==> flow/design.v <==
module multiplier  #(parameter width = 16)
   ( input    signed  [width-1 : 0] multiplicand,
     input    signed  [width-1 : 0] multiplier,   
     output   signed  [2 * width - 1 : 0] product
   ) ;
   assign  product = multiplicand * multiplier ;
endmodule
module  adder  #(parameter width = 32)  
		( input   signed [width-1 : 0] a ,
		  input   signed [width-1 : 0] b , 
		  output  signed [width-1 : 0] sum
		) ;
    assign   sum = a + b ;
endmodule
module accumulator #(parameter width = 32) 
	(input    clk,
     	 input    ena,
         input    reset,
         input	  signed [width - 1 : 0] acc_in,
   	 output   reg signed [width - 1 : 0] acc_out
	) ;
   always @(posedge clk) begin
      if (reset)  acc_out <= 0 ;
      else if (ena) acc_out <= acc_in ;
   end
endmodule
module mac_demo(input    clk, 
           input    reset, 
           input    ena,
   	   input    signed [16-1 : 0] k,
           input    signed [16-1 : 0] x,   
           output   signed [2 * 16 - 1 : 0] acc_out
          ) ;
           wire     signed [2 * 16 - 1 : 0] p ;
           wire     signed [2 * 16 - 1 : 0] acc_in ;
   multiplier  #(.width(16)) mult_0(.multiplicand(k),
                                          .multiplier(x),
                       			  .product(p)
                			  ) ;
   adder     #(.width(2*16)) add_0(.a(p),
                			 .b(acc_out),
                			 .sum(acc_in)
               				) ;
   accumulator  #(.width(2*16))  acc_0(.clk(clk),
                   			     .reset(reset),
                   			     .ena(ena),
                   			     .acc_in(acc_in),
                   			     .acc_out(acc_out)
                   			) ;
endmodule
==> flow/config.mk <==
export PLATFORM = sky130hd
export DESIGN_NAME = mac_demo
export DESIGN_NICKNAME = mac_demo
export VERILOG_FILES = /design/flow/design.v
export SDC_FILE = /design/flow/constraint.sdc
export NUM_CORES = 4
export LEC_CHECK = 0
export ABC_AREA = 1
export CAP_MARGIN = 20
export CORE_MARGIN = 2
export CORE_UTILIZATION = 72
export CTS_CLUSTER_DIAMETER = 268
export CTS_CLUSTER_SIZE = 95
export PLACE_DENSITY = 0.4
export SETUP_SLACK_MARGIN = -0.53
export SLEW_MARGIN = 20
==> flow/constraint.sdc <==
create_clock -name core_clock -period 6.3 [get_ports {clk}]
set_input_delay 1.2600 -clock core_clock [delete_from_list [all_inputs] [get_ports {clk}]]
set_output_delay 1.2600 -clock core_clock [all_outputs]
set_load 0.01 [all_outputs]
run.sh (not shown) runs the stock make flow with config.mk's settings and CLKGATE_MAP_FILE=.
The first run finished but fails on negative setup slack.
Then changed:
Settings changed: ABC_AREA 1 to unset, CORE_UTILIZATION 72 to 40, CTS_CLUSTER_DIAMETER 268 to unset, CTS_CLUSTER_SIZE 95 to unset, PLACE_DENSITY 0.4 to unset, SETUP_SLACK_MARGIN -0.53 to unset.
Clock period 6.3 ns to 7.0 ns, I/O delays scaled along.
Result: The new run finished clean; core utilization falls by 39 points; final area drops by 4.3%; die size goes up by 66%.
Then changed:
Settings changed: CORE_ASPECT_RATIO set to 1.1, CTS_CLUSTER_DIAMETER set to 289, CTS_CLUSTER_SIZE set to 41.
Result: The changed run finished with timing, DRC and antenna clean. Die area barely changes. Routed wire length goes down by about 3%. Final cell count goes down by about 0.7%. Register-to-register slack loses 50 ps. Fmax goes up by about 0.4%. Via count goes up by 0.31%.

// mac_demo: RTL as listed in full above, without the edits since
Settings: LEC_CHECK=0, ABC_AREA=1, CAP_MARGIN=20, CORE_ASPECT_RATIO=0.5, CORE_MARGIN=2, CORE_UTILIZATION=57, CTS_CLUSTER_DIAMETER=348, CTS_CLUSTER_SIZE=98, PLACE_DENSITY=0.41, SLEW_MARGIN=20, TNS_END_PERCENT=5; clock period 3.91 ns.
The baseline finished with negative setup slack left.
Then changed:
--- a/flow/config.mk
+++ b/flow/config.mk
@@ -8,9 +8,6 @@
 export ABC_AREA = 1
-export CAP_MARGIN = 20
+export CAP_MARGIN = 0
 export CORE_ASPECT_RATIO = 0.5
-export CORE_MARGIN = 2
-export CORE_UTILIZATION = 57
-export CTS_CLUSTER_DIAMETER = 348
-export CTS_CLUSTER_SIZE = 98
-export PLACE_DENSITY = 0.41
+export CORE_MARGIN = 9
+export CORE_UTILIZATION = 63
 export SLEW_MARGIN = 20
==> flow/constraint.sdc (replaced) <==
create_clock -name core_clock -period 7.0 [get_ports {clk}]
set_input_delay 1.4000 -clock core_clock [delete_from_list [all_inputs] [get_ports {clk}]]
set_output_delay 1.4000 -clock core_clock [all_outputs]
set_load 0.01 [all_outputs]
The changed run completed without violations.
Non-clock buffer count decreases by 141.
Register-to-register slack gains 2900 ps.
Wire length went down by 12%.
Via count fell by 5.8%.
Hold slack gets better by 7.1 ps.
